## run.sh

```bash
#!/bin/bash
# the make line also repeats each setting of config.mk as NAME=value (left out here)
make -C /OpenROAD-flow-scripts/flow DESIGN_CONFIG=/design/flow/config.mk WORK_HOME=/design/flow/orfs CLKGATE_MAP_FILE= finish
```

## config.mk

```make
export PLATFORM = sky130hd
export DESIGN_NAME = hopselection
export DESIGN_NICKNAME = hopselection
export VERILOG_FILES = /design/flow/design.v
export SDC_FILE = /design/flow/constraint.sdc
export NUM_CORES = 4
export LEC_CHECK = 0
export CAP_MARGIN = 20
export CORE_ASPECT_RATIO = 0.5
export CORE_MARGIN = 7
export CORE_UTILIZATION = 70
export CTS_CLUSTER_DIAMETER = 328
export CTS_CLUSTER_SIZE = 100
export PLACE_DENSITY = 0.63
export SLEW_MARGIN = 20
```

## constraint.sdc

```tcl
create_clock -name core_clock -period 25.0 [get_ports {clk_6M}]
set_input_delay 5.0000 -clock core_clock [delete_from_list [all_inputs] [get_ports {clk_6M}]]
set_output_delay 5.0000 -clock core_clock [all_outputs]
set_load 0.01 [all_outputs]
```

## design.v

```verilog
module AFH_map_table(
A,
O
);
input [6:0] A;
output [6:0] O;
assign O = ~A;
endmodule
module div(
clk, rstz,
div_en_p,
dividend,
divisor,
result_o
);
input clk, rstz;
input div_en_p;
input [24:0] dividend;
input [6:0] divisor;
output [49:0] result_o;
parameter IDLE=2'h0, DIVON=2'h1, DIVEnd=2'h2;
reg [1:0] cs, ns;
wire [25:0] div_temp;
reg [50:0] op_dividend;
reg [4:0] divcnt;
always @(posedge clk or negedge rstz)
begin
  if (!rstz)
    begin
      op_dividend <= 0;
      divcnt <=0;
    end  
  else if (div_en_p && (cs==IDLE))
    begin
      op_dividend <= {25'b0,dividend[24:0],1'b0};
      divcnt <=0;
    end  
  else if (cs==DIVON)
    begin
      op_dividend <= div_temp[25] ? {op_dividend[49:0],1'b0} : {div_temp[24:0],op_dividend[24:0],1'b1};
      divcnt <= divcnt + 1'b1;
    end  
end
reg [49:0] result_o;
always @(posedge clk or negedge rstz)
begin
  if (!rstz)
    result_o <= 0;
  else if (cs==DIVEnd)
    result_o <= {op_dividend[50:26],op_dividend[24:0]};   
end
assign div_temp = {1'b0, op_dividend[49:25]} - {1'b0, divisor};
always @(posedge clk or negedge rstz)
begin
  if (!rstz)
    cs <= 0;
  else 
    cs <= ns;
end
always @*
begin
  ns = cs;
  case(cs)
    IDLE:
      begin
        if (div_en_p) ns = DIVON;
      end
    DIVON:
      begin
        if (divcnt==5'd24) ns = DIVEnd;
      end  
    DIVEnd:
      ns = IDLE;  
  endcase
end
endmodule
module hopkernal(
rstz,
X, A, C,
B,
D,
E, F, Fprime,
Y1,
Y2,
regi_AFH_channel_map,
regi_AFH_N,
fk
);
input rstz;
input [4:0] X, C;
input [4:0] A;
input [3:0] B;
input [8:0] D;
input [6:0] E, F, Fprime;
input Y1;
input [5:0] Y2;
input [79:0] regi_AFH_channel_map;
input [6:0] regi_AFH_N;
output [6:0] fk;
wire [4:0] Zprime = X + A;
wire [4:0] Z;
assign Z[0] = B[0] ^ Zprime[0];
assign Z[1] = B[1] ^ Zprime[1];
assign Z[2] = B[2] ^ Zprime[2];
assign Z[3] = B[3] ^ Zprime[3];
assign Z[4] =  Zprime[4];
wire [4:0] stage1_z, stage2_z, stage3_z, stage4_z, stage5_z, stage6_z, stage7_z;
wire [13:0] P = {C[4:0] ^ {5{Y1}}, D[8:0]};
assign stage1_z[1] = P[13] ? Z[2] : Z[1];
assign stage1_z[2] = P[13] ? Z[1] : Z[2];
assign stage1_z[0] = P[12] ? Z[3] : Z[0];
assign stage1_z[3] = P[12] ? Z[0] : Z[3];
assign stage1_z[4] = Z[4];
assign stage2_z[1] = P[11] ? stage1_z[3] : stage1_z[1];
assign stage2_z[3] = P[11] ? stage1_z[1] : stage1_z[3];
assign stage2_z[2] = P[10] ? stage1_z[4] : stage1_z[2];
assign stage2_z[4] = P[10] ? stage1_z[2] : stage1_z[4];
assign stage2_z[0] = stage1_z[0];
assign stage3_z[0] = P[9] ? stage2_z[3] : stage2_z[0];
assign stage3_z[3] = P[9] ? stage2_z[0] : stage2_z[3];
assign stage3_z[1] = P[8] ? stage2_z[4] : stage2_z[1];
assign stage3_z[4] = P[8] ? stage2_z[1] : stage2_z[4];
assign stage3_z[2] = stage2_z[2];
assign stage4_z[3] = P[7] ? stage3_z[4] : stage3_z[3];
assign stage4_z[4] = P[7] ? stage3_z[3] : stage3_z[4];
assign stage4_z[0] = P[6] ? stage3_z[2] : stage3_z[0];
assign stage4_z[2] = P[6] ? stage3_z[0] : stage3_z[2];
assign stage4_z[1] = stage3_z[1];
assign stage5_z[1] = P[5] ? stage4_z[3] : stage4_z[1];
assign stage5_z[3] = P[5] ? stage4_z[1] : stage4_z[3];
assign stage5_z[0] = P[4] ? stage4_z[4] : stage4_z[0];
assign stage5_z[4] = P[4] ? stage4_z[0] : stage4_z[4];
assign stage5_z[2] = stage4_z[2];
assign stage6_z[3] = P[3] ? stage5_z[4] : stage5_z[3];
assign stage6_z[4] = P[3] ? stage5_z[3] : stage5_z[4];
assign stage6_z[1] = P[2] ? stage5_z[2] : stage5_z[1];
assign stage6_z[2] = P[2] ? stage5_z[1] : stage5_z[2];
assign stage6_z[0] = stage5_z[0];
assign stage7_z[2] = P[1] ? stage6_z[3] : stage6_z[2];
assign stage7_z[3] = P[1] ? stage6_z[2] : stage6_z[3];
assign stage7_z[0] = P[0] ? stage6_z[1] : stage6_z[0];
assign stage7_z[1] = P[0] ? stage6_z[0] : stage6_z[1];
assign stage7_z[4] = stage6_z[4];
wire [6:0] em79 = E[6:0] > 7'd78 ? E[6:0]-7'd79 : E[6:0];
wire [7:0] tmp1 = em79 + F[6:0];  
wire [7:0] tmp1m79 = tmp1[7:0] > 8'd78 ? tmp1[7:0]-8'd79 : tmp1[7:0];   
wire [7:0] tmp2 = tmp1m79[6:0] + stage7_z[4:0] + Y2;                    
wire [6:0] adder2m79 = tmp2 > 7'd78 ? tmp2-7'd79 : tmp2[6:0];
wire rfchused = regi_AFH_channel_map[adder2m79[6:0]];
wire [6:0] emN = {2'b0,E[6:0]} >= {regi_AFH_N,2'b0}                 ? {2'b0,E[6:0]} - {regi_AFH_N,2'b0} :
                 {2'b0,E[6:0]} >= ({regi_AFH_N,1'b0}+regi_AFH_N) ? {2'b0,E[6:0]} - ({regi_AFH_N,1'b0}+regi_AFH_N) :
                 {1'b0,E[6:0]} >= {regi_AFH_N,1'b0}                 ? {1'b0,E[6:0]} - {regi_AFH_N,1'b0} :
                 E[6:0] >= regi_AFH_N                              ? E[6:0]-regi_AFH_N : E[6:0];
wire [7:0] tmp1N = emN + Fprime[6:0];  
wire [7:0] tmp1mN = tmp1N[7:0] >= regi_AFH_N ? tmp1N[7:0]-regi_AFH_N : tmp1N[7:0];   
wire [4:0] a7zmN = {2'b0,stage7_z[4:0]} >= regi_AFH_N ? {2'b0,stage7_z[4:0]} - regi_AFH_N : stage7_z[4:0];  
wire [7:0] tmp2N = tmp1mN[6:0] + a7zmN + Y2;                                      
wire [6:0] adder2mN = tmp2N >= regi_AFH_N ? tmp2N-regi_AFH_N : tmp2N[6:0];
wire [6:0] kprimem = adder2mN;
wire [6:0] fkprime, basicfk;
AFH_map_table AFH_map_table_u(
.A(kprimem),
.O(fkprime)
);
assign basicfk = (adder2m79<=7'd39) ? {adder2m79[5:0], 1'b0} : {(adder2m79-7'd40), 1'b1};
assign fk = rfchused ? basicfk : fkprime;
endmodule
module hopctrlwd(
clk_6M, rstz, p_033us,
mpr_Y,
counter_clkN1, counter_clkE1,
psrxfhs_succ_p,
psrxfhs,
pstxid,
m_tslot_p, ms_tslot_p,
ps_N_incr_p,
pageAB_2Npage_count, 
Atrain,
regi_interlace_offset, regi_page_k_nudge,
regi_AFH_mode,
regi_AFH_N,
ps, gips, is, giis, page, inquiry, mpr, spr, ir, conns,
prs_clock_frozen, prm_clock_frozen,
CLK, CLKE, CLKN, BD_ADDR,
counter_isFHS,
Xprm, Xir, Xprs,
X,
Y1,
Y2,
A,
B,
C,
D,
E, F, Fprime
);
input clk_6M, rstz, p_033us;
input mpr_Y;
input [5:0] counter_clkN1;
input [5:0] counter_clkE1;
input psrxfhs_succ_p;
input psrxfhs;
input pstxid;
input m_tslot_p, ms_tslot_p;
input ps_N_incr_p;
input [3:0] pageAB_2Npage_count;
input Atrain;
input [4:0] regi_interlace_offset, regi_page_k_nudge;
input regi_AFH_mode;
input [6:0] regi_AFH_N;
input ps, gips, is, giis, page, inquiry, mpr, spr, ir, conns;
input prs_clock_frozen, prm_clock_frozen;
input [27:0] CLK, CLKE, CLKN, BD_ADDR;
input [4:0] counter_isFHS;
output [4:0] Xprm, Xir, Xprs;
output [4:0] X;
output Y1;
output [5:0] Y2;
output [4:0] A;
output [3:0] B;
output [4:0] C;
output [8:0] D;
output [6:0] E, F, Fprime;
wire [1:0] k_nudge;
wire [4:0] k_offset;
reg [27:0] CLKN_frozen, CLKE_frozen;
reg [4:0] k_offset_frozen;
reg [4:0] k_nudge_frozen;
always @(posedge clk_6M or negedge rstz)
begin
  if (!rstz)
    begin
     CLKN_frozen <= 0;
    end 
  else if (!prs_clock_frozen)
    begin
     CLKN_frozen <= CLKN;
    end 
end
always @(posedge clk_6M or negedge rstz)
begin
  if (!rstz)
    begin
     CLKE_frozen <= 0;
     k_offset_frozen <= 0;
     k_nudge_frozen <= 0;
    end 
  else if (!prm_clock_frozen)
    begin
     CLKE_frozen <= CLKE;
     k_offset_frozen <= k_offset;
     k_nudge_frozen <= k_nudge;
    end 
end
assign k_nudge = regi_page_k_nudge;  
assign k_offset = Atrain ? 5'd24 : 5'd8;
wire [3:0] xpt = {CLKE[4:2],CLKE[0]} - CLKE[16:12];    
wire [4:0] Xp = CLKE[16:12] + k_offset + k_nudge + xpt ;   
wire [4:0] Xprs = CLKN_frozen[16:12] + counter_clkN1[5:1];
wire [3:0] xprmt = {CLKE_frozen[4:2],CLKE_frozen[0]} - CLKE_frozen[16:12];
wire [4:0] Xprm = CLKE_frozen[16:12] + k_offset_frozen + k_nudge_frozen + xprmt + counter_clkE1[5:1];
wire [3:0] xit = {CLKN[4:2],CLKN[0]} - CLKN[16:12];
wire [4:0] Xi = CLKN[16:12] + k_offset + k_nudge + xit ;
wire [4:0] Xir = CLKN[16:12] + counter_isFHS ;
assign X = ({5{ps}}      & CLKN[16:12]) |     
           ({5{gips}}    & (CLKN[16:12]+regi_interlace_offset)) |   
           ({5{is}}      & Xir[4:0]) |        
           ({5{giis}}    & (Xir[4:0]+regi_interlace_offset)) |      
           ({5{page}}    & Xp[4:0]) |
           ({5{inquiry}} & Xi[4:0]) |
           ({5{mpr}}     & Xprm[4:0]) |    
           ({5{spr}}     & Xprs[4:0]) |    
           ({5{ir}}      & Xir[4:0]) |     
           ({5{conns}}   & CLK[6:2]);      
wire spr_Y = pstxid | (psrxfhs ? 1'b0 : counter_clkN1[0]);
assign Y1 =({1{page}}    & CLKE[1]) |
           ({1{inquiry}} & CLKN[1]) |
           ({1{mpr}}     & mpr_Y  ) |   
           ({1{spr}}     & spr_Y  ) |   
           ({1{ir}}      & 1'b1) |     
           ({1{conns}}   & (CLK[1]&(!regi_AFH_mode)) );      
assign Y2 =({6{page}}    & {CLKE[1],5'b0}) |
           ({6{inquiry}} & {CLKN[1],5'b0}) |
           ({6{mpr}}     & {mpr_Y  ,5'b0}) |   
           ({6{spr}}     & {spr_Y  ,5'b0}) |   
           ({6{ir}}      & {1'b1   ,5'b0}) |     
           ({6{conns}}   & {(CLK[1]&(!regi_AFH_mode)) ,5'b0});      
assign A = ({5{ps}}      & BD_ADDR[27:23]) |     
           ({5{gips}}    & BD_ADDR[27:23]) |   
           ({5{is}}      & BD_ADDR[27:23]) |        
           ({5{giis}}    & BD_ADDR[27:23]) |      
           ({5{page}}    & BD_ADDR[27:23]) |
           ({5{inquiry}} & BD_ADDR[27:23]) |
           ({5{mpr}}     & BD_ADDR[27:23]) |    
           ({5{spr}}     & BD_ADDR[27:23]) |    
           ({5{ir}}      & BD_ADDR[27:23]) |     
           ({5{conns}}   & BD_ADDR[27:23] ^ CLK[25:21]);      
assign B = BD_ADDR[22:19];
assign C = ({5{ps}}      & {BD_ADDR[8],BD_ADDR[6],BD_ADDR[4],BD_ADDR[2],BD_ADDR[0]}) |     
           ({5{gips}}    & {BD_ADDR[8],BD_ADDR[6],BD_ADDR[4],BD_ADDR[2],BD_ADDR[0]}) |   
           ({5{is}}      & {BD_ADDR[8],BD_ADDR[6],BD_ADDR[4],BD_ADDR[2],BD_ADDR[0]}) |        
           ({5{giis}}    & {BD_ADDR[8],BD_ADDR[6],BD_ADDR[4],BD_ADDR[2],BD_ADDR[0]}) |      
           ({5{page}}    & {BD_ADDR[8],BD_ADDR[6],BD_ADDR[4],BD_ADDR[2],BD_ADDR[0]}) |
           ({5{inquiry}} & {BD_ADDR[8],BD_ADDR[6],BD_ADDR[4],BD_ADDR[2],BD_ADDR[0]}) |
           ({5{mpr}}     & {BD_ADDR[8],BD_ADDR[6],BD_ADDR[4],BD_ADDR[2],BD_ADDR[0]}) |    
           ({5{spr}}     & {BD_ADDR[8],BD_ADDR[6],BD_ADDR[4],BD_ADDR[2],BD_ADDR[0]}) |    
           ({5{ir}}      & {BD_ADDR[8],BD_ADDR[6],BD_ADDR[4],BD_ADDR[2],BD_ADDR[0]}) |     
           ({5{conns}}   & {BD_ADDR[8],BD_ADDR[6],BD_ADDR[4],BD_ADDR[2],BD_ADDR[0]} ^ CLK[20:16]);      
assign D = ({9{ps}}      & BD_ADDR[18:10]) |     
           ({9{gips}}    & BD_ADDR[18:10]) |   
           ({9{is}}      & BD_ADDR[18:10]) |        
           ({9{giis}}    & BD_ADDR[18:10]) |      
           ({9{page}}    & BD_ADDR[18:10]) |
           ({9{inquiry}} & BD_ADDR[18:10]) |
           ({9{mpr}}     & BD_ADDR[18:10]) |    
           ({9{spr}}     & BD_ADDR[18:10]) |    
           ({9{ir}}      & BD_ADDR[18:10]) |     
           ({9{conns}}   & (BD_ADDR[18:10] ^ CLK[15:7]));      
assign E = {BD_ADDR[13],BD_ADDR[11],BD_ADDR[9],BD_ADDR[7],BD_ADDR[5],BD_ADDR[3],BD_ADDR[1]};           
reg div_en_p;
always @(posedge clk_6M or negedge rstz)
begin
  if (!rstz)
     div_en_p <= 0;
  else 
     div_en_p <= (CLK[6:0]==7'hff) & ms_tslot_p;
end
wire divffclk = clk_6M;
wire [24:0] Ft, nc1;
div mod79_F(
.clk      (divffclk                   ),
.rstz     (rstz                       ),
.div_en_p (div_en_p                   ),
.dividend ({CLK[27:7],4'b0}           ),
.divisor  (7'd79                      ),
.result_o ({Ft[24:0],nc1[24:0]}       )
);
assign F = ({7{conns}} & Ft[6:0]);
wire [24:0] Fprimet, nc2;
div mod79_Fprime(
.clk      (divffclk                   ),
.rstz     (rstz                       ),
.div_en_p (div_en_p                   ),
.dividend ({CLK[27:7],4'b0}           ),
.divisor  (regi_AFH_N                 ),
.result_o ({Fprimet[24:0],nc2[24:0]}  )
);
assign Fprime = ({7{conns}} & Fprimet[6:0]);
endmodule
module fkctrl(
clk_6M, rstz,
regi_isMaster,
ir,
psrxfhs_succ_p,
fk_page,
page,
ps_pagerespTO,
scancase,
m_half_tslot_p,
mpr,
m_tslot_p,
connsnewslave, connsnewmaster,
CLKN, CLKE, CLK,
txbit_period, rxbit_period,
fkset_p,   
ps, pstxid, psrxfhs, psackfhs, pagetxfhs, pagetmp, pagerxackfhs ,
corre_threshold,
counter_clkN1,
counter_clkE1,
fk_pstxid,
fk_psrxfhs,
fk_psackfhs,
fk_connsnewslave, fk_connsnewmaster,
fk_pagetxfhs,
fk_pagerxackfhs,
fk_spr, fk_mpr,
fk_chg_p, fk_chg_p_ff
);
input clk_6M, rstz;
input regi_isMaster;
input ir;
input psrxfhs_succ_p;
input fk_page;
input page;
input ps_pagerespTO;
input scancase;
input m_half_tslot_p;
input mpr;
input m_tslot_p;
input connsnewslave, connsnewmaster;
input [27:0] CLKN, CLKE, CLK;
input txbit_period, rxbit_period;
input fkset_p;   
input ps, pstxid, psrxfhs, psackfhs, pagetxfhs, pagetmp, pagerxackfhs ;
input corre_threshold;
output [5:0] counter_clkN1;
output [5:0] counter_clkE1;
output fk_pstxid;
output fk_psrxfhs;
output fk_psackfhs;
output fk_connsnewslave, fk_connsnewmaster;
output fk_pagetxfhs;
output fk_pagerxackfhs;
output fk_spr, fk_mpr;
output fk_chg_p, fk_chg_p_ff;
assign fk_spr = fk_pstxid | fk_psrxfhs | fk_psackfhs;
assign fk_mpr = fk_pagetxfhs | fk_pagerxackfhs;
wire ir_fkset_p = regi_isMaster ? fkset_p & !ir : fkset_p;
wire fk_chg_p = ((!(txbit_period | rxbit_period)) & ir_fkset_p);  
wire psrxfhs_fk_chg_p = fk_psrxfhs & fkset_p;
wire scancase_fk_chg_p = (scancase) & fkset_p;
reg fk_chg_p_ff;
always @(posedge clk_6M or negedge rstz)
begin
  if (!rstz)
     fk_chg_p_ff <= 0;
  else 
     fk_chg_p_ff <= fk_chg_p | scancase_fk_chg_p | psrxfhs_fk_chg_p;
end
reg fk_pstxid;
always @(posedge clk_6M or negedge rstz)
begin
  if (!rstz)
     fk_pstxid <= 0;
  else if (ps & corre_threshold & fkset_p)   
     fk_pstxid <= 1'b1;
  else if (pstxid & fk_chg_p)
     fk_pstxid <= 1'b0;
end
reg fk_psrxfhs;
always @(posedge clk_6M or negedge rstz)
begin
  if (!rstz)
     fk_psrxfhs <= 0;
  else if (pstxid & fk_chg_p)
     fk_psrxfhs <= 1'b1;
  else if ((psrxfhs & corre_threshold & fk_chg_p) | ps_pagerespTO)
     fk_psrxfhs <= 1'b0;
end
reg fk_psackfhs;
always @(posedge clk_6M or negedge rstz)
begin
  if (!rstz)
     fk_psackfhs <= 0;
  else if (psrxfhs & corre_threshold & fk_chg_p)
     fk_psackfhs <= 1'b1;
  else if (psackfhs & fk_chg_p & CLKN[0])
     fk_psackfhs <= 1'b0;
end
reg fk_connsnewslave;
always @(posedge clk_6M or negedge rstz)
begin
  if (!rstz)
     fk_connsnewslave <= 0;
  else if (psackfhs & fk_chg_p & CLKN[0])
     fk_connsnewslave <= 1'b1;
  else if (connsnewslave & fk_chg_p & CLK[0])   
     fk_connsnewslave <= 1'b0;
end
reg fk_pagetxfhs;
always @(posedge clk_6M or negedge rstz)
begin
  if (!rstz)
     fk_pagetxfhs <= 0;
  else if ( (pagetmp & fk_chg_p) | (pagerxackfhs & !corre_threshold & fk_chg_p) )
     fk_pagetxfhs <= 1'b1;
  else if ((pagetxfhs & fk_chg_p) | fk_page)
     fk_pagetxfhs <= 1'b0;
end
reg fk_pagerxackfhs;
always @(posedge clk_6M or negedge rstz)
begin
  if (!rstz)
     fk_pagerxackfhs <= 0;
  else if (pagetxfhs & fk_chg_p)
     fk_pagerxackfhs <= 1'b1;
  else if (pagerxackfhs & fk_chg_p & CLKE[0])
     fk_pagerxackfhs <= 1'b0;
end
reg fk_connsnewmaster;
always @(posedge clk_6M or negedge rstz)
begin
  if (!rstz)
     fk_connsnewmaster <= 0;
  else if (pagerxackfhs & corre_threshold & m_half_tslot_p)   
     fk_connsnewmaster <= 1'b1;
  else if ((connsnewmaster & fk_chg_p & CLK[0]) | page )  
     fk_connsnewmaster <= 1'b0;
end
wire ps_N_incr_p = (pstxid & fk_chg_p) | ((psrxfhs|psackfhs) & fkset_p & CLKN[0]);
reg [5:0] counter_clkN1;
always @(posedge clk_6M or negedge rstz)
begin
  if (!rstz)
    begin
     counter_clkN1 <= 0;
    end 
  else if (ps & corre_threshold & fkset_p)   
    begin
     counter_clkN1 <= 6'h1;
    end 
  else if (psrxfhs_succ_p)
     counter_clkN1 <= {counter_clkN1[5:1],1'b0};
  else if (ps_N_incr_p)
    begin
     counter_clkN1 <= counter_clkN1+1'b1;
    end 
end
wire page_N_incr_p = fk_chg_p & CLKE[0] & (pagetxfhs | pagerxackfhs);
reg [5:0] counter_clkE1;
always @(posedge clk_6M or negedge rstz)
begin
  if (!rstz)
    begin
     counter_clkE1 <= 0;
    end 
  else if (!fk_mpr)   
    begin
     counter_clkE1 <= 6'd0;
    end 
  else if (page_N_incr_p)  
    begin
     counter_clkE1 <= counter_clkE1+1'b1;
    end 
end
endmodule
module hopselection(
clk_6M, rstz, p_033us,
regi_isMaster,
ps_pagerespTO,
fk_page,
scancase,
m_half_tslot_p,
connsnewslave, connsnewmaster,
txbit_period, rxbit_period,
fkset_p,   
psackfhs, pagetxfhs, pagetmp, pagerxackfhs ,
corre_threshold,
psrxfhs_succ_p,
psrxfhs,
pstxid,
m_tslot_p, ms_tslot_p,
ps_N_incr_p,
pageAB_2Npage_count, 
Atrain,
regi_interlace_offset, regi_page_k_nudge,
regi_AFH_mode,
regi_AFH_N, regi_AFH_channel_map,
ps, gips, is, giis, page, inquiry, mpr, spr, ir, conns,
prs_clock_frozen, prm_clock_frozen,
CLK, CLKE, CLKN, BD_ADDR,
counter_isFHS,
fk,
fk_chg_p, fk_chg_p_ff,
fk_pstxid
);
input clk_6M, rstz, p_033us;
input regi_isMaster;
input ps_pagerespTO;
input fk_page;
input scancase;
input m_half_tslot_p;
input connsnewslave, connsnewmaster;
input txbit_period, rxbit_period;
input fkset_p;   
input psackfhs, pagetxfhs, pagetmp, pagerxackfhs ;
input corre_threshold;
wire [5:0] counter_clkN1;
wire [5:0] counter_clkE1;
input psrxfhs_succ_p;
input psrxfhs;
input pstxid;
input m_tslot_p, ms_tslot_p;
input ps_N_incr_p;
input [3:0] pageAB_2Npage_count;
input Atrain;
input [4:0] regi_interlace_offset, regi_page_k_nudge;
input regi_AFH_mode;
input [6:0] regi_AFH_N;
input [79:0] regi_AFH_channel_map;
input ps, gips, is, giis, page, inquiry, mpr, spr, ir, conns;
input prs_clock_frozen, prm_clock_frozen;
input [27:0] CLK, CLKE, CLKN, BD_ADDR;
input [4:0] counter_isFHS;
output [6:0] fk;
output fk_chg_p, fk_chg_p_ff;
output fk_pstxid;
wire [4:0] Xprm, Xir, Xprs;
wire [4:0] X;
wire Y1;
wire [5:0] Y2;
wire [4:0] A;
wire [3:0] B;
wire [4:0] C;
wire [8:0] D;
wire [6:0] E, F, Fprime;
wire fk_connsnewslave, fk_connsnewmaster;
wire fk_conns = conns | fk_connsnewslave | fk_connsnewmaster;
wire [27:0] fk_CLK = fk_conns ? CLK + 1'b1 : CLK;
wire [27:0] fk_CLKE = CLKE + 1'b1;
wire [27:0] fk_CLKN = CLKN + 1'b1;
hopctrlwd hopctrlwd_u(
.clk_6M               (clk_6M               ), 
.rstz                 (rstz                 ), 
.p_033us              (p_033us              ),
.mpr_Y                (counter_clkE1[0]     ),
.counter_clkN1        (counter_clkN1        ),  
.counter_clkE1        (counter_clkE1        ),       
.psrxfhs_succ_p       (psrxfhs_succ_p       ),
.psrxfhs              (fk_psrxfhs              ),
.pstxid               (fk_pstxid               ),
.m_tslot_p            (m_tslot_p            ),
.ms_tslot_p           (ms_tslot_p           ),
.ps_N_incr_p          (ps_N_incr_p          ),
.pageAB_2Npage_count  (pageAB_2Npage_count  ), 
.Atrain               (Atrain               ),
.regi_interlace_offset(regi_interlace_offset),
.regi_page_k_nudge    (regi_page_k_nudge    ),
.regi_AFH_mode        (regi_AFH_mode        ),
.regi_AFH_N           (regi_AFH_N           ),
.ps                   (ps                   ), 
.gips                 (gips                 ), 
.is                   (is                   ), 
.giis                 (giis                 ), 
.page                 (fk_page                 ), 
.inquiry              (inquiry              ), 
.mpr                  (fk_mpr                  ), 
.spr                  (fk_spr                  ), 
.ir                   (ir                   ), 
.conns                (fk_conns                ),
.prs_clock_frozen     (prs_clock_frozen     ), 
.prm_clock_frozen     (prm_clock_frozen     ),
.CLK                  (fk_CLK                  ), 
.CLKE                 (fk_CLKE                 ), 
.CLKN                 (fk_CLKN                 ), 
.BD_ADDR              (BD_ADDR          ),
.counter_isFHS        (counter_isFHS        ),
.Xprm                 (Xprm                 ), 
.Xir                  (Xir                  ),
.Xprs                 (Xprs                 ), 
.X                    (X                    ),
.Y1                   (Y1                   ),
.Y2                   (Y2                   ),
.A                    (A                    ),
.B                    (B                    ),
.C                    (C                    ),
.D                    (D                    ),
.E                    (E                    ), 
.F                    (F                    ), 
.Fprime               (Fprime               )
);
hopkernal hopkernal_u(
.rstz                (rstz                ),
.X                   (X                   ), 
.A                   (A                   ), 
.C                   (C                   ),
.B                   (B                   ),
.D                   (D                   ),
.E                   (E                   ), 
.F                   (F                   ),
.Fprime              (Fprime              ),
.Y1                  (Y1                  ),
.Y2                  (Y2                  ),
.regi_AFH_channel_map(regi_AFH_channel_map),
.regi_AFH_N          (regi_AFH_N          ),
.fk                  (fk                  )
);
fkctrl fkctrl_u(
.clk_6M         (clk_6M         ), 
.rstz           (rstz           ),
.regi_isMaster  (regi_isMaster  ),
.ir             (ir             ),
.psrxfhs_succ_p (psrxfhs_succ_p ),
.fk_page        (fk_page        ),
.page           (page           ),
.ps_pagerespTO  (ps_pagerespTO  ),
.scancase       (scancase       ),
.m_half_tslot_p (m_half_tslot_p ),
.mpr            (mpr            ),
.m_tslot_p      (m_tslot_p      ),
.connsnewslave  (connsnewslave  ),
.connsnewmaster (connsnewmaster ),
.CLKN           (CLKN           ),
.CLKE           (CLKE           ),
.CLK            (CLK            ),
.txbit_period   (txbit_period   ), 
.rxbit_period   (rxbit_period   ),
.fkset_p        (fkset_p        ),   
.ps             (ps             ), 
.pstxid         (pstxid         ), 
.psrxfhs        (psrxfhs        ), 
.psackfhs       (psackfhs       ), 
.pagetxfhs      (pagetxfhs      ), 
.pagetmp        (pagetmp        ), 
.pagerxackfhs   (pagerxackfhs   ),
.corre_threshold(corre_threshold),
.counter_clkN1   (counter_clkN1   ),
.counter_clkE1   (counter_clkE1   ),
.fk_pstxid       (fk_pstxid       ),
.fk_psrxfhs      (fk_psrxfhs      ),
.fk_psackfhs     (fk_psackfhs     ),
.fk_connsnewslave(fk_connsnewslave),
.fk_connsnewmaster(fk_connsnewmaster),
.fk_pagetxfhs    (fk_pagetxfhs    ),
.fk_pagerxackfhs (fk_pagerxackfhs ),
.fk_spr          (fk_spr          ),
.fk_mpr          (fk_mpr          ),
.fk_chg_p        (fk_chg_p        ),
.fk_chg_p_ff     (fk_chg_p_ff     )
);
endmodule
```

==> flow_summary_export.csv, run 1 <==
group,metric,value,unit
outcome,status,"complete, no violations",
setup_path,cp_max_fo,26,
worst_hold_path,hold_depth,2,
placement,hpwl,36100,um
route,antenna_left,0,
cells_and_area,final_core_util,85.4,%
clock_tree,htree_levels,4,
placement,dp_cells,2472,
logic_synthesis,syn-mean-instance-area,8.92,um2
sta,setup_violations,0,
power,peakVddDrop,0.132,mV
logic_synthesis,ys_sh_mux,13.6,%
grt,track_usage,31.1,%
route,n_antenna_cell,0,
flow_run,warnings,69,
logic_synthesis,yosys_cells,1974,
clock_tree,post_cts_resized,0,
route,wl_met2,23300,um
clock_tree,clk_pin_slew_worst_paths,0.07,ns
setup_path,critPathLaunchType,"input pin",
setup_path,reg2reg_setup_slack,21.48,ns
setup_path,ff2ff_path_depth,10,
setup_path,end_kind,"primary output",
clock_tree,cts_buffers,17,
logic_synthesis,yosys-stat-area,17600,um2
power,seq-power,0.285,mW
sta,min_period_over_period,92.0,%
setup_path,cp_slowest_cell,"clkdlybuf4s50_1",
grt,grt_overflow,0,
power,seqPwrFrac,15.7,%
clock_tree,clk_latency,0.43,ns
setup_path,crit_arrival,18.00,ns
sta,drv_slew,0,
power,cellLeakagePower,8.71,nW
floorplan,die_x,238,um
logic_synthesis,ys_async_sr_fraction,100,%
logic_synthesis,ys_warn_count,10,
clock_tree,post-cts-setup-buffers,0,
placement,port_buffers,231,
setup_path,critPathBufInv,10,
logic_synthesis,synthAoiAreaFrac,17.1,%
power,intPower,1.05,mW
grt,antenna_found_initial,2,
power,design_power_total,1.81,mW
route,top_layer,"met5",
sta,fin_skew,0.0121,ns
route,via_per_inst,6.39,
setup_path,worstSetupPathDepth,47,
logic_synthesis,syn-instance-count,1974,
logic_synthesis,enable_flop_cells,0,
power,top_power_group,"combinational logic",
cells_and_area,area_growth,18.0,%
route,first_iter_violations,1389,
clock_tree,cts.sinks,169,
placement,gp_congestion,0.974,
floorplan,rows,40,
logic_synthesis,fa_ha_area_share,13.7,%
route,met1_length,19500,um
logic_synthesis,yosysSeqAreaShare,24.0,%
power,p_comb,1.25,mW
setup_path,max_stage_delay,0.73,ns
flow_run,timing.max_cap.violations,0,
logic_synthesis,ys.flop_type,"dfrtp_1",
grt,grt_pass1_wl,77900,um
route,drc,0,
clock_tree,ctsHoldBuffers,0,
floorplan,chip_area,30100,um2
floorplan,coreArea,24300,um2
power,clockPowerShare,15.5,%
sta,slew_headroom,26.0,%
worst_hold_path,min-delay-start,"hopctrlwd_u.k_offset_frozen[3]",
logic_synthesis,logic_family,"AND-OR/OR-AND gates",
setup_path,r2r-end,"hopctrlwd_u.mod79_F.op_dividend[48]",
setup_path,crit_type,"input pin to primary output",
cells_and_area,fin_area,20800,um2
logic_synthesis,ys_seq_elements,169,
setup_path,crit_required,20.00,ns
sta,hold_viol,0,
logic_synthesis,yosys-top-cells-area,"dfrtp_1 (24%), ha_1 (10%), xnor2_1 (6.3%), mux2i_1 (5.4%), mux4_2 (4.9%)",
sta,min_period,23.00,ns
logic_synthesis,netlist.top_cell.by_area,"dfrtp_1",
clock_tree,clockBufferDepth,2,
route,wire_per_inst,19.2,um
worst_hold_path,worstHoldEndpoint,"hopctrlwd_u.k_offset_frozen[3]",
power,cellPowerDensity,87.2,nW/um2
power,p_sw_share,41.9,%
grt,grt_pass1_vias,16000,
logic_synthesis,syn_area,17600,um2
logic_synthesis,ys_types,94,
cells_and_area,layout.cells.non_filler,2504,
setup_path,crit_path_end,"fk[3]",
sta,worst-slew-pin-transition,1.10,ns
setup_path,setup.worst_path.start,"CLKN[0]",
floorplan,die-height,126,um
setup_path,cpLargestDelayFamily,"adder cells",
floorplan,top_level_ports,266,
placement,dpl_cell_area,20100,um2
route,vias,16000,
power,comb_power_share,68.8,%
logic_synthesis,most_common_cell,"dfrtp_1",
route,totalWireLength,48100,um
setup_path,cpMostUsedCell,"inv_1",
logic_synthesis,top_area_share,23.7,%
cells_and_area,fin_nets,2585,
setup_path,reg2reg_from,"hopctrlwd_u.mod79_F.op_dividend[44]",
logic_synthesis,xor_area_share,10.6,%
power,powerClk,0.280,mW
clock_tree,cts_tree,"done",
logic_synthesis,synthTopCellsByCount,"dfrtp_1 (167), nor2_1 (156), ha_1 (143), nand2_1 (143), xnor2_1 (127)",
clock_tree,clock_tree.root_cell,"clkbuf_16",
worst_hold_path,hold_path.class,"flop to flop",
route,firstDrtPassIters,6,
floorplan,fp_util,72.4,%
sta,rsz0062_at_grt,"false",
route,wl_met3,3880,um
grt,grt_max_degree,92,
sta,fmax,43.5,MHz
power,p_sw,0.760,mW
sta,tns,0,ns
logic_synthesis,syn_nets,2404,
logic_synthesis,synth-simple-area-share,16.7,%
==> per-layer routing <==
layer	vias up	GRT usage (%)
met3	121	6.20
met4	4	10.5
li1	7533	-
met2	663	53.8
met1	7689	38.9
met5	-	0
==> through the flow <==
stage | hold WS, ns | worst slack, ns
finish | 0.491 | 2.00
global route | 0.520 | 1.25
CTS | 0.496 | 1.89
detailed placement | 0.475 | 1.94
global placement | 0.458 | 2.17
floorplan | 0.437 | 4.70
==> final cells by class <==
cell class	count	area [um2]
clock buffer	17	425
clock inverter	15	190
fill	1463	3550
inverter	119	447
multi-input combinational	1604	12600
sequential	169	4230
tap	336	420
timing repair buffer	244	2410
==> inputs of run 2 (changes only) <==
- CORE_ASPECT_RATIO: 0.5 -> unset
- CORE_UTILIZATION: 70 -> 68
- PLACE_DENSITY: 0.63 -> 0.35
- SETUP_SLACK_MARGIN: unset -> -2.0
- TNS_END_PERCENT: unset -> 10
==> flow_summary_export.csv, run 2 <==
group,metric,value,unit
logic_synthesis,yosys-top-cells-area,"dfrtp_1 (24%), ha_1 (10%), xnor2_1 (6.3%), mux2i_1 (5.4%), mux4_2 (4.9%)",
logic_synthesis,syn-instance-count,1974,
floorplan,fp_util,69.5,%
setup_path,worstSetupPathDepth,54,
setup_path,crit_path_end,"fk[3]",
power,powerClk,0.268,mW
floorplan,rows,58,
logic_synthesis,yosysSeqAreaShare,24.0,%
setup_path,crit_type,"input pin to primary output",
route,totalWireLength,48500,um
floorplan,coreArea,25300,um2
logic_synthesis,ys_warn_count,10,
route,antenna_left,0,
setup_path,reg2reg_setup_slack,21.37,ns
logic_synthesis,ys_sh_mux,13.6,%
floorplan,chip_area,30600,um2
power,p_sw_share,41.9,%
setup_path,ff2ff_path_depth,14,
floorplan,top_level_ports,266,
placement,hpwl,37500,um
logic_synthesis,syn_area,17600,um2
setup_path,crit_arrival,17.90,ns
logic_synthesis,ys.flop_type,"dfrtp_1",
logic_synthesis,top_area_share,23.7,%
cells_and_area,fin_area,20700,um2
logic_synthesis,most_common_cell,"dfrtp_1",
flow_run,timing.max_cap.violations,0,
setup_path,reg2reg_from,"hopctrlwd_u.mod79_Fprime.op_dividend[25]",
power,peakVddDrop,0.232,mV
clock_tree,clk_latency,0.44,ns
flow_run,warnings,72,
placement,dp_cells,2466,
power,seq-power,0.285,mW
route,firstDrtPassIters,7,
power,comb_power_share,69.2,%
placement,gp_congestion,0.937,
grt,track_usage,30.9,%
cells_and_area,fin_nets,2585,
sta,drv_slew,0,
grt,antenna_found_initial,2,
sta,setup_violations,0,
clock_tree,post_cts_resized,0,
clock_tree,cts.sinks,169,
power,top_power_group,"combinational logic",
sta,rsz0062_at_grt,"false",
placement,dpl_cell_area,20100,um2
logic_synthesis,syn_nets,2404,
route,via_per_inst,6.38,
sta,hold_viol,0,
route,vias,16000,
logic_synthesis,xor_area_share,10.6,%
setup_path,max_stage_delay,0.72,ns
floorplan,die_x,175,um
clock_tree,clockBufferDepth,2,
clock_tree,clock_tree.root_cell,"clkbuf_16",
sta,slew_headroom,24.4,%
logic_synthesis,ys_seq_elements,169,
logic_synthesis,synthAoiAreaFrac,17.1,%
sta,fmax,43.7,MHz
clock_tree,cts_tree,"done",
logic_synthesis,netlist.top_cell.by_area,"dfrtp_1",
clock_tree,clk_pin_slew_worst_paths,0.07,ns
sta,tns,0,ns
cells_and_area,layout.cells.non_filler,2500,
floorplan,die-height,175,um
setup_path,critPathBufInv,7,
logic_synthesis,synth-simple-area-share,16.7,%
worst_hold_path,hold_path.class,"flop to flop",
worst_hold_path,hold_depth,2,
power,seqPwrFrac,15.9,%
logic_synthesis,yosys-stat-area,17600,um2
worst_hold_path,min-delay-start,"hopctrlwd_u.k_offset_frozen[3]",
sta,fin_skew,0.0168,ns
grt,grt_pass1_wl,79100,um
route,first_iter_violations,1098,
logic_synthesis,yosys_cells,1974,
power,clockPowerShare,15.0,%
sta,min_period,22.90,ns
outcome,status,"complete, no violations",
sta,worst-slew-pin-transition,1.13,ns
route,wire_per_inst,19.4,um
logic_synthesis,enable_flop_cells,0,
setup_path,cp_max_fo,8,
sta,min_period_over_period,91.6,%
setup_path,crit_required,20.00,ns
setup_path,setup.worst_path.start,"CLKN[0]",
placement,port_buffers,231,
setup_path,cp_slowest_cell,"clkdlybuf4s50_1",
clock_tree,htree_levels,4,
power,cellPowerDensity,86.5,nW/um2
power,p_sw,0.752,mW
sta,fin_hold_ws,0.484,ns
logic_synthesis,logic_family,"AND-OR/OR-AND gates",
clock_tree,cts_buffers,17,
power,p_comb,1.24,mW
logic_synthesis,synthTopCellsByCount,"dfrtp_1 (167), nor2_1 (156), ha_1 (143), nand2_1 (143), xnor2_1 (127)",
setup_path,cpMostUsedCell,"ha_1",
setup_path,r2r-end,"hopctrlwd_u.mod79_Fprime.op_dividend[43]",
logic_synthesis,syn-mean-instance-area,8.92,um2
grt,grt_pass1_vias,16100,
power,cellLeakagePower,8.68,nW
logic_synthesis,ys_async_sr_fraction,100,%
setup_path,critPathLaunchType,"input pin",
clock_tree,post-cts-setup-buffers,0,
worst_hold_path,worstHoldEndpoint,"hopctrlwd_u.k_offset_frozen[3]",
setup_path,end_kind,"primary output",
grt,grt_max_degree,104,
clock_tree,ctsHoldBuffers,0,
cells_and_area,area_growth,17.7,%
route,drc,0,
setup_path,cpLargestDelayFamily,"AND-OR/OR-AND gates",
grt,grt_overflow,0,
logic_synthesis,ys_types,94,
cells_and_area,nFillCells,1613,
logic_synthesis,fa_ha_area_share,13.7,%
power,intPower,1.04,mW
==> run 2: stage by stage <==
step | power [mW] | worst slack, ns | util, %
after floorplan | 1.16 | 4.70 | -
after global placement | 1.47 | 2.21 | 79.5
after detailed placement | 1.51 | 1.96 | 79.5
after CTS | 1.78 | 1.96 | 81.8
after global routing | 1.90 | 1.32 | 81.8
final | 1.79 | 2.10 | 81.8
==> run 2: routing by layer <==
layer / part of all wire [%] / routed length (um) / GRT usage, % / up-vias
met5: 0 / 0 / 0 / -
li1: - / - / - / 7552
met3: 6.7 / 3250 / 6.32 / 117
met4: 3.7 / 1800 / 12.5 / 0
met1: 40 / 19600 / 37.0 / 7704
met2: 49 / 23900 / 53.6 / 583
==> run 2: final cells by class <==
class | count | area, um2 | share of cell area, %
multi-input cells | 1604 | 12600 | 61.0
flip-flops and latches | 169 | 4230 | 20.4
repair buffers | 244 | 2410 | 11.6
inverters | 119 | 447 | 2.15
clock buffers | 20 | 437 | 2.11
well taps | 330 | 413 | 1.99
clock inverters | 12 | 143 | 0.688
diodes | 2 | 5.00 | 0.0241
==> inputs of run 3 (changes only) <==
- CORE_MARGIN: 7 -> 2
- CORE_UTILIZATION: 68 -> 70
- CTS_CLUSTER_DIAMETER: 328 -> 234
- CTS_CLUSTER_SIZE: 100 -> 36
- MAX_ROUTING_LAYER: unset -> met4
- PLACE_DENSITY: 0.35 -> 0.65
- SETUP_SLACK_MARGIN: -2.0 -> 2.34
- TNS_END_PERCENT: 10 -> 5
- clock period: 25.0 -> 12.8 ns (I/O delays scaled with it)
==> flow_summary_export.csv, run 3 <==
group,metric,value,unit
outcome,status,"stopped before the end",
outcome,failed_stage,"global routing (5_1_grt)",
outcome,error,"[ERROR GRT-0116] Global routing finished with congestion. Check the congestion regions in the DRC Viewer.",
logic_synthesis,most_common_cell,"dfrtp_1",
logic_synthesis,ys_sh_mux,13.6,%
logic_synthesis,yosys_cells,1974,
clock_tree,clockBufferDepth,2,
logic_synthesis,syn-instance-count,1974,
logic_synthesis,logic_family,"AND-OR/OR-AND gates",
logic_synthesis,netlist.top_cell.by_area,"dfrtp_1",
floorplan,fp_util,70.5,%
floorplan,die_x,163,um
logic_synthesis,synthAoiAreaFrac,17.1,%
logic_synthesis,ys_async_sr_fraction,100,%
floorplan,top_level_ports,266,
logic_synthesis,fa_ha_area_share,13.7,%
floorplan,coreArea,25000,um2
placement,port_buffers,231,
logic_synthesis,top_area_share,23.7,%
logic_synthesis,syn-mean-instance-area,8.92,um2
logic_synthesis,yosysSeqAreaShare,24.0,%
placement,dp_slack,-3.86,ns
clock_tree,htree_levels,4,
placement,dp_cells,2829,
logic_synthesis,ys_seq_elements,169,
logic_synthesis,enable_flop_cells,0,
logic_synthesis,ys_warn_count,10,
logic_synthesis,yosys-stat-area,17600,um2
floorplan,chip_area,26400,um2
placement,gp_congestion,1.01,
logic_synthesis,ys_types,94,
logic_synthesis,syn_area,17600,um2
logic_synthesis,yosys-top-cells-area,"dfrtp_1 (24%), ha_1 (10%), xnor2_1 (6.3%), mux2i_1 (5.4%), mux4_2 (4.9%)",
clock_tree,cts_buffers,17,
logic_synthesis,synth-simple-area-share,16.7,%
floorplan,die-height,163,um
grt,track_usage,88.4,%
logic_synthesis,xor_area_share,10.6,%
grt,grt_overflow,581,
floorplan,rows,58,
logic_synthesis,syn_nets,2404,
logic_synthesis,ys.flop_type,"dfrtp_1",
logic_synthesis,synthTopCellsByCount,"dfrtp_1 (167), nor2_1 (156), ha_1 (143), nand2_1 (143), xnor2_1 (127)",
clock_tree,cts.sinks,169,
placement,hpwl,48600,um
clock_tree,clock_tree.root_cell,"clkbuf_16",
==> run 3: metal layers <==
metal | track usage [%] | GRT overflow
met3 | 71.3 | 27
met2 | 104 | 344
met1 | 82.7 | 17
met5 | - | -
met4 | 96.7 | 193
==> run 3: what timing repair did <==
action / 4_1_cts
gates resized: 164
hold buffers: 0
cloned: 0
buffers inserted: 32
pin swaps: 59
setup endpoints to repair: 7
==> run 3: stage by stage <==
stage,hold WS (ns),instance area (um2)
4_1_cts,0.501,24200
3_5_place_dp,0.472,23000
3_3_place_gp,0.452,23000
2_1_floorplan,0.437,17800
==> inputs of run 4 (changes only) <==
- CAP_MARGIN: 20 -> 0
- CORE_UTILIZATION: 70 -> 61
- CTS_CLUSTER_DIAMETER: 234 -> 42
- CTS_CLUSTER_SIZE: 36 -> 58
- MAX_ROUTING_LAYER: met4 -> met5
- PLACE_DENSITY: 0.65 -> 0.57
- SETUP_SLACK_MARGIN: 2.34 -> 2.53
- clock period: 12.8 -> 14.2 ns (I/O delays scaled with it)
==> flow_summary_export.csv, run 4 <==
group,metric,value,unit
outcome,status,"finished with violations",
outcome,violations,"setup timing",
logic_synthesis,synthAoiAreaFrac,17.1,%
setup_path,critPathLaunchType,"input pin",
logic_synthesis,ys_async_sr_fraction,100,%
logic_synthesis,logic_family,"AND-OR/OR-AND gates",
logic_synthesis,syn_nets,2404,
logic_synthesis,xor_area_share,10.6,%
sta,worst-slew-pin-transition,1.01,ns
worst_hold_path,worstHoldEndpoint,"hopctrlwd_u.k_offset_frozen[3]",
power,powerClk,0.467,mW
placement,gp_congestion,0.968,
logic_synthesis,synth-simple-area-share,16.7,%
setup_path,cp_slowest_cell,"or4_4",
floorplan,chip_area,30200,um2
cells_and_area,nFillCells,1780,
sta,fmax,62.9,MHz
grt,antenna_found_initial,5,
worst_hold_path,min-delay-start,"hopctrlwd_u.k_offset_frozen[3]",
power,intPower,2.43,mW
power,top_power_group,"combinational logic",
logic_synthesis,syn-mean-instance-area,8.92,um2
clock_tree,cts_buffers,17,
power,cellLeakagePower,10.4,nW
flow_run,timing.max_cap.violations,0,
route,totalWireLength,53900,um
sta,drv_slew,0,
power,seqPwrFrac,12.5,%
sta,fin_skew,0.0171,ns
worst_hold_path,hold_path.class,"flop to flop",
sta,slew_headroom,32.7,%
grt,grt_overflow,0,
setup_path,end_kind,"primary output",
setup_path,cp_max_fo,7,
logic_synthesis,syn-instance-count,1974,
logic_synthesis,enable_flop_cells,0,
logic_synthesis,yosys-stat-area,17600,um2
power,clockPowerShare,11.7,%
route,via_per_inst,6.04,
sta,final.setup.worst_slack,-1.71,ns
logic_synthesis,ys_types,94,
logic_synthesis,ys.flop_type,"dfrtp_1",
clock_tree,htree_levels,4,
worst_hold_path,hold_depth,2,
power,p_comb,3.03,mW
logic_synthesis,most_common_cell,"dfrtp_1",
floorplan,top_level_ports,266,
setup_path,setup.worst_path.start,"CLKN[9]",
route,vias,17400,
setup_path,ff2ff_path_depth,14,
setup_path,crit_required,11.36,ns
clock_tree,clk_latency,0.46,ns
setup_path,critPathBufInv,15,
sta,tns,-11.70,ns
grt,grt_max_degree,91,
setup_path,cpMostUsedCell,"buf_4",
setup_path,max_stage_delay,0.52,ns
logic_synthesis,ys_warn_count,10,
placement,port_buffers,231,
power,peakVddDrop,0.254,mV
power,cellPowerDensity,169,nW/um2
logic_synthesis,yosys_cells,1974,
setup_path,crit_arrival,13.07,ns
route,wire_per_inst,18.7,um
logic_synthesis,fa_ha_area_share,13.7,%
power,design_power_total,4.00,mW
grt,grt_pass1_vias,17700,
sta,hold_viol,0,
sta,rsz0062_at_grt,"true",
route,drc,0,
route,antenna_left,0,
clock_tree,cts_tree,"done",
logic_synthesis,yosys-top-cells-area,"dfrtp_1 (24%), ha_1 (10%), xnor2_1 (6.3%), mux2i_1 (5.4%), mux4_2 (4.9%)",
setup_path,crit_path_end,"fk[0]",
flow_run,warnings,72,
power,p_sw,1.58,mW
floorplan,fp_util,61.7,%
clock_tree,clk_pin_slew_worst_paths,0.07,ns
logic_synthesis,yosysSeqAreaShare,24.0,%
clock_tree,clockBufferDepth,2,
sta,min_period,15.91,ns
setup_path,reg2reg_from,"hopctrlwd_u.mod79_Fprime.op_dividend[26]",
clock_tree,ctsHoldBuffers,0,
floorplan,rows,62,
cells_and_area,fin_nets,2910,
power,comb_power_share,75.8,%
logic_synthesis,top_area_share,23.7,%
logic_synthesis,netlist.top_cell.by_area,"dfrtp_1",
floorplan,die_x,174,um
floorplan,die-height,174,um
setup_path,reg2reg_setup_slack,10.42,ns
route,first_iter_violations,1169,
setup_path,r2r-end,"hopctrlwd_u.mod79_Fprime.op_dividend[45]",
logic_synthesis,syn_area,17600,um2
power,p_sw_share,39.4,%
placement,hpwl,40100,um
grt,grt_pass1_wl,88600,um
power,seq-power,0.502,mW
cells_and_area,area_growth,34.6,%
clock_tree,clock_tree.root_cell,"clkbuf_16",
floorplan,coreArea,28500,um2
clock_tree,cts.sinks,169,
logic_synthesis,synthTopCellsByCount,"dfrtp_1 (167), nor2_1 (156), ha_1 (143), nand2_1 (143), xnor2_1 (127)",
logic_synthesis,ys_sh_mux,13.6,%
setup_path,worstSetupPathDepth,61,
setup_path,cpLargestDelayFamily,"AND-OR/OR-AND gates",
sta,min_period_over_period,112,%
logic_synthesis,ys_seq_elements,169,
route,firstDrtPassIters,5,
sta,setup_violations,7,
setup_path,crit_type,"input pin to primary output",
grt,track_usage,36.1,%
run 4: repair_timing:
item / CTS / global route
setup buffers: 34 / 5
hold endpoints to repair: 0 / 0
endpoints found under the setup margin: 7 / 7
pin swaps: 77 / 34
resized: 168 / 19
run 4: cell type report:
type	instances	area (um2)	area share, %
diodes	6	15.0	0.0633
clock buffers	21	460	1.94
clock inverters	11	113	0.475
inverters	119	447	1.88
multi-input cells	1604	13100	55.3
flip-flops and latches	169	4230	17.9
well taps	384	480	2.03
repair buffers	569	4830	20.4
run 4: metrics by stage:
step | setup WS [ns] | std cells | util (%) | hold WS (ns) | cell area [um2]
2_1_floorplan | -0.937 | 1974 | - | 0.437 | 17800
3_3_place_gp | -2.31 | 2806 | 78.9 | 0.448 | 22500
3_5_place_dp | -2.60 | 2806 | 78.9 | 0.477 | 22500
4_1_cts | -1.46 | 2872 | 82.7 | 0.493 | 23600
5_1_grt | -2.10 | 2883 | 83.0 | 0.509 | 23700
6_report | -1.71 | 2883 | 83.0 | 0.492 | 23700
run 4: routing by layer:
layer	GRT usage [%]	vias to the layer above	part of all wire, %
met5	0	-	0
met4	15.3	0	4.0
met2	61.9	703	49
li1	-	8180	-
met3	5.80	154	6.5
met1	45.4	8368	40
==> inputs of run 5 (changes only) <==
- CORE_MARGIN: 2 -> 3
- CORE_UTILIZATION: 61 -> 70
- CTS_CLUSTER_SIZE: 58 -> 37
- PLACE_DENSITY: 0.57 -> 0.65
- TNS_END_PERCENT: 5 -> unset
==> flow_summary_export.csv, run 5 <==
group,metric,value,unit
logic_synthesis,ys_seq_elements,169,
clock_tree,clockBufferDepth,2,
outcome,status,"stopped before the end",
placement,hpwl,45400,um
logic_synthesis,ys_sh_mux,13.6,%
floorplan,chip_area,27100,um2
logic_synthesis,ys_warn_count,10,
logic_synthesis,ys_types,94,
logic_synthesis,yosys-stat-area,17600,um2
outcome,failed_stage,"global routing (5_1_grt)",
floorplan,top_level_ports,266,
logic_synthesis,yosys-top-cells-area,"dfrtp_1 (24%), ha_1 (10%), xnor2_1 (6.3%), mux2i_1 (5.4%), mux4_2 (4.9%)",
grt,grt_overflow,3,
logic_synthesis,synth-simple-area-share,16.7,%
grt,track_usage,75.3,%
logic_synthesis,syn_area,17600,um2
clock_tree,clock_tree.root_cell,"clkbuf_16",
placement,dp_cells,2736,
clock_tree,ctsHoldBuffers,0,
clock_tree,cts.sinks,169,
logic_synthesis,synthAoiAreaFrac,17.1,%
logic_synthesis,xor_area_share,10.6,%
logic_synthesis,syn_nets,2404,
logic_synthesis,top_area_share,23.7,%
logic_synthesis,ys_async_sr_fraction,100,%
outcome,error,"[ERROR GRT-0116] Global routing finished with congestion. Check the congestion regions in the DRC Viewer.",
clock_tree,htree_levels,4,
placement,dp_slack,-3.07,ns
floorplan,coreArea,24500,um2
floorplan,die-height,165,um
logic_synthesis,enable_flop_cells,0,
logic_synthesis,syn-mean-instance-area,8.92,um2
clock_tree,cts_buffers,17,
logic_synthesis,netlist.top_cell.by_area,"dfrtp_1",
logic_synthesis,synthTopCellsByCount,"dfrtp_1 (167), nor2_1 (156), ha_1 (143), nand2_1 (143), xnor2_1 (127)",
logic_synthesis,logic_family,"AND-OR/OR-AND gates",
floorplan,fp_util,71.8,%
floorplan,die_x,165,um
logic_synthesis,ys.flop_type,"dfrtp_1",
logic_synthesis,yosysSeqAreaShare,24.0,%
logic_synthesis,most_common_cell,"dfrtp_1",
placement,port_buffers,231,
placement,gp_congestion,0.966,
logic_synthesis,yosys_cells,1974,
floorplan,rows,57,
logic_synthesis,fa_ha_area_share,13.7,%
logic_synthesis,syn-instance-count,1974,
[run 5: timing repair]
| action | CTS |
|---|---|
| endpoints found under the setup margin | 7 |
| cloned | 0 |
| pin swaps | 58 |
| buffers inserted | 33 |
| gates resized | 176 |
[run 5: stage by stage]
| stage | TNS, ns | power (mW) | area (um2) |
|---|---|---|---|
| floorplan | -5.76 | 2.21 | 17800 |
| global placement | -15.89 | 3.15 | 22400 |
| detailed placement | -20.78 | 3.38 | 22400 |
| CTS | -12.77 | 4.06 | 23500 |
[run 5: metal layers]
| metal | track usage, % | overflow |
|---|---|---|
| met5 | 43.0 | 0 |
| met4 | 74.9 | 2 |
| met3 | 63.6 | 1 |
| met2 | 90.2 | 0 |
| met1 | 72.9 | 0 |
==> inputs of run 6 (changes only) <==
- ABC_AREA: unset -> 1
- CAP_MARGIN: 0 -> 20
- CORE_MARGIN: 3 -> 2
- CORE_UTILIZATION: 70 -> 69
- CTS_CLUSTER_DIAMETER: 42 -> 260
- CTS_CLUSTER_SIZE: 37 -> 98
- MAX_ROUTING_LAYER: met5 -> unset
- PLACE_DENSITY: 0.65 -> 0.86
- SETUP_SLACK_MARGIN: 2.53 -> unset
- clock period: 14.2 -> 14.6 ns (I/O delays scaled with it)
==> flow_summary_export.csv, run 6 <==
group,metric,value,unit
outcome,status,"stopped before the end",
outcome,failed_stage,"global routing (5_1_grt)",
outcome,error,"[ERROR GRT-0116] Global routing finished with congestion. Check the congestion regions in the DRC Viewer.",
clock_tree,clockBufferDepth,2,
logic_synthesis,synthAoiAreaFrac,15.3,%
logic_synthesis,synth-simple-area-share,26.9,%
grt,track_usage,61.6,%
logic_synthesis,ys_types,59,
clock_tree,htree_levels,4,
clock_tree,clock_tree.root_cell,"clkbuf_16",
floorplan,chip_area,26300,um2
floorplan,fp_util,70.7,%
floorplan,rows,57,
logic_synthesis,yosysSeqAreaShare,24.5,%
logic_synthesis,syn_area,17300,um2
placement,hpwl,44100,um
floorplan,die-height,162,um
grt,grt_overflow,2,
logic_synthesis,enable_flop_cells,0,
logic_synthesis,netlist.top_cell.by_area,"dfrtp_1",
logic_synthesis,yosys-top-cells-area,"dfrtp_1 (24%), nand2_1 (11%), ha_1 (10%), inv_1 (10%), nand3_1 (6.3%)",
logic_synthesis,yosys_cells,2534,
logic_synthesis,ys.flop_type,"dfrtp_1",
logic_synthesis,logic_family,"simple AND/OR/NAND/NOR gates",
logic_synthesis,ys_sh_mux,0,%
logic_synthesis,syn-instance-count,2534,
logic_synthesis,yosys-stat-area,17300,um2
logic_synthesis,xor_area_share,7.46,%
logic_synthesis,ys_async_sr_fraction,100,%
floorplan,top_level_ports,266,
logic_synthesis,top_area_share,24.2,%
logic_synthesis,synthTopCellsByCount,"nand2_1 (529), inv_1 (472), nand3_1 (217), o21ai_0 (183), nor2_1 (171)",
logic_synthesis,ys_seq_elements,169,
floorplan,die_x,162,um
clock_tree,cts.sinks,169,
placement,dp_slack,-1.35,ns
logic_synthesis,fa_ha_area_share,13.9,%
logic_synthesis,syn-mean-instance-area,6.82,um2
logic_synthesis,most_common_cell,"nand2_1",
placement,gp_congestion,1.02,
floorplan,coreArea,24500,um2
clock_tree,cts_buffers,17,
logic_synthesis,ys_warn_count,10,
placement,port_buffers,231,
logic_synthesis,syn_nets,2964,
## run 6: metrics by stage
step                setup TNS [ns]  hold WS (ns)  instance area (um2)  power (mW)  instances
floorplan                        0         0.436                17300        1.92       2534
global placement             -6.36         0.449                21300        2.79       3239
detailed placement           -9.07         0.481                21300        2.88       3239
CTS                         -0.186         0.496                22800        3.53       3332
## run 6: routing by layer
layer  GRT usage (%)  GRT overflow
met1            60.8             0
met2            89.0             0
met5            3.79             0
met4            62.6             2
met3            33.8             0
## run 6: timing repair
item,4_1_cts
hold buffers,0
resized,196
buffers inserted,61
pin swaps,98
setup endpoints to repair,7
gates cloned,1
endpoints found under the hold margin,0
==> inputs of run 7 (changes only) <==
- ABC_AREA: 1 -> unset
- CORE_UTILIZATION: 69 -> 66
- CTS_CLUSTER_DIAMETER: 260 -> unset
- CTS_CLUSTER_SIZE: 98 -> unset
- MAX_ROUTING_LAYER: unset -> met4
- PLACE_DENSITY: 0.86 -> 0.6
- clock period: 14.6 -> 19.4 ns (I/O delays scaled with it)
==> flow_summary_export.csv, run 7 <==
group,metric,value,unit
grt,use_met2,62.2,%
worst_hold_path,worstHoldEndpoint,"hopctrlwd_u.k_offset_frozen[3]",
cells_and_area,nFillCells,1696,
worst_hold_path,min-delay-start,"hopctrlwd_u.k_offset_frozen[3]",
logic_synthesis,synthTopCellsByCount,"dfrtp_1 (167), nor2_1 (156), ha_1 (143), nand2_1 (143), xnor2_1 (127)",
route,via_per_inst,6.45,
logic_synthesis,yosysSeqAreaShare,24.0,%
clock_tree,cts_buffers,17,
grt,top_usage_layer,"met2",
logic_synthesis,ys_seq_elements,169,
setup_path,reg2reg_setup_slack,15.77,ns
setup_path,cpMostUsedCell,"inv_1",
logic_synthesis,most_common_cell,"dfrtp_1",
clock_tree,clockBufferDepth,2,
cells_and_area,regArea,4230,um2
logic_synthesis,syn-instance-count,1974,
sta,fin_skew,0.0157,ns
floorplan,fp_util,67.4,%
setup_path,crit_arrival,15.08,ns
setup_path,critPathBufInv,11,
sta,setup_violations,0,
setup_path,worstSetupPathDepth,49,
power,cellPowerDensity,115,nW/um2
sta,worst-slew-pin-transition,1.05,ns
flow_run,warnings,69,
clock_tree,clk_latency,0.44,ns
setup_path,setup.worst_path.start,"CLKE[1]",
grt,grtUsageMet1,42.7,%
logic_synthesis,synthAoiAreaFrac,17.1,%
sta,hold_viol,0,
grt,grt_max_degree,99,
power,top_power_group,"combinational logic",
logic_synthesis,logic_family,"AND-OR/OR-AND gates",
sta,slew_headroom,30.1,%
grt,grtUsageMet3,4.28,%
route,firstDrtPassIters,28,
logic_synthesis,netlist.top_cell.by_area,"dfrtp_1",
cells_and_area,area_growth,20.6,%
floorplan,chip_area,28000,um2
route,first_iter_violations,1341,
placement,gp_congestion,0.930,
logic_synthesis,syn-mean-instance-area,8.92,um2
worst_hold_path,hold_path.class,"flop to flop",
sta,drv_slew,0,
logic_synthesis,ys.flop_type,"dfrtp_1",
power,powerClk,0.348,mW
floorplan,coreArea,26100,um2
cells_and_area,fin_nets,2624,
cells_and_area,fin_area,21200,um2
logic_synthesis,ys_types,94,
worst_hold_path,hold_depth,2,
power,p_comb,1.74,mW
grt,grt_pass1_vias,16200,
clock_tree,cts_tree,"done",
power,peakVddDrop,0.152,mV
floorplan,die_x,167,um
logic_synthesis,yosys-stat-area,17600,um2
placement,hpwl,37600,um
setup_path,ff2ff_path_depth,14,
setup_path,end_kind,"primary output",
route,n_antenna_cell,0,
power,cellLeakagePower,8.99,nW
clock_tree,clk_pin_slew_worst_paths,0.07,ns
power,p_sw_share,42.4,%
clock_tree,htree_levels,4,
route,wire_per_inst,19.4,um
logic_synthesis,ys_warn_count,10,
setup_path,critPathLaunchType,"input pin",
floorplan,rows,59,
setup_path,r2r-end,"hopctrlwd_u.mod79_Fprime.op_dividend[44]",
setup_path,cp_slowest_cell,"or4_1",
setup_path,cpLargestDelayFamily,"AND-OR/OR-AND gates",
grt,track_usage,35.8,%
logic_synthesis,synth-simple-area-share,16.7,%
grt,grt_overflow,0,
logic_synthesis,fa_ha_area_share,13.7,%
clock_tree,clock_tree.root_cell,"clkbuf_16",
route,antenna_left,0,
logic_synthesis,top_area_share,23.7,%
route,totalWireLength,49200,um
grt,grt_pass1_wl,79600,um
route,vias,16400,
placement,dpl_cell_area,20400,um2
power,comb_power_share,70.8,%
clock_tree,ctsHoldBuffers,0,
cells_and_area,logic_area,12800,um2
flow_run,timing.max_cap.violations,0,
floorplan,top_level_ports,266,
sta,min_period,18.96,ns
logic_synthesis,syn_area,17600,um2
logic_synthesis,enable_flop_cells,0,
power,clockPowerShare,14.2,%
logic_synthesis,yosys-top-cells-area,"dfrtp_1 (24%), ha_1 (10%), xnor2_1 (6.3%), mux2i_1 (5.4%), mux4_2 (4.9%)",
placement,port_buffers,231,
outcome,status,"complete, no violations",
power,intPower,1.41,mW
sta,fmax,52.8,MHz
floorplan,die-height,167,um
setup_path,crit_type,"input pin to primary output",
clock_tree,cts.sinks,169,
sta,fin_hold_ws,0.471,ns
logic_synthesis,syn_nets,2404,
power,seq-power,0.367,mW
power,p_sw,1.04,mW
sta,min_period_over_period,97.7,%
grt,antenna_found_initial,0,
setup_path,max_stage_delay,0.57,ns
power,seqPwrFrac,15.0,%
setup_path,crit_required,15.52,ns
setup_path,reg2reg_from,"hopctrlwd_u.mod79_Fprime.op_dividend[25]",
logic_synthesis,ys_sh_mux,13.6,%
logic_synthesis,yosys_cells,1974,
setup_path,crit_path_end,"fk[4]",
setup_path,cp_max_fo,7,
logic_synthesis,xor_area_share,10.6,%
route,drc,0,
logic_synthesis,ys_async_sr_fraction,100,%
-- run 7: metrics by stage --
step	total power, mW	setup slack, ns	setup TNS (ns)	util, %	instances
2_1_floorplan	1.50	1.34	0	-	1974
3_3_place_gp	1.94	0.0907	0	77.9	2500
3_5_place_dp	2.00	-0.144	-0.473	77.9	2500
4_1_cts	2.36	0.00133	0	80.3	2532
5_1_grt	2.59	-0.0217	-0.0477	81.3	2542
6_report	2.45	0.444	0	81.3	2542
-- run 7: metal layers --
metal  part of all wire (%)  wire [um]  vias to the layer above
met1                     40      19500                     7859
met5                      0          0                        -
met4                    3.8       1850                        0
met3                    6.2       3040                      173
li1                       -          -                     7619
met2                     50      24800                      743
-- run 7: final cells by class --
cell class | instances | area share [%]
multi-input combinational | 1604 | 60.3
sequential | 169 | 19.9
timing repair buffer | 283 | 12.9
inverter | 119 | 2.10
clock buffer | 17 | 2.00
tap | 335 | 1.97
clock inverter | 15 | 0.795
-- run 7: what timing repair did --
action	4_1_cts	5_1_grt
pin swaps	1	24
gates resized	4	45
buffers inserted	0	10
endpoints found under the setup margin	7	7
hold endpoints to repair	0	0
Power is estimated from default activity; no workload was simulated.
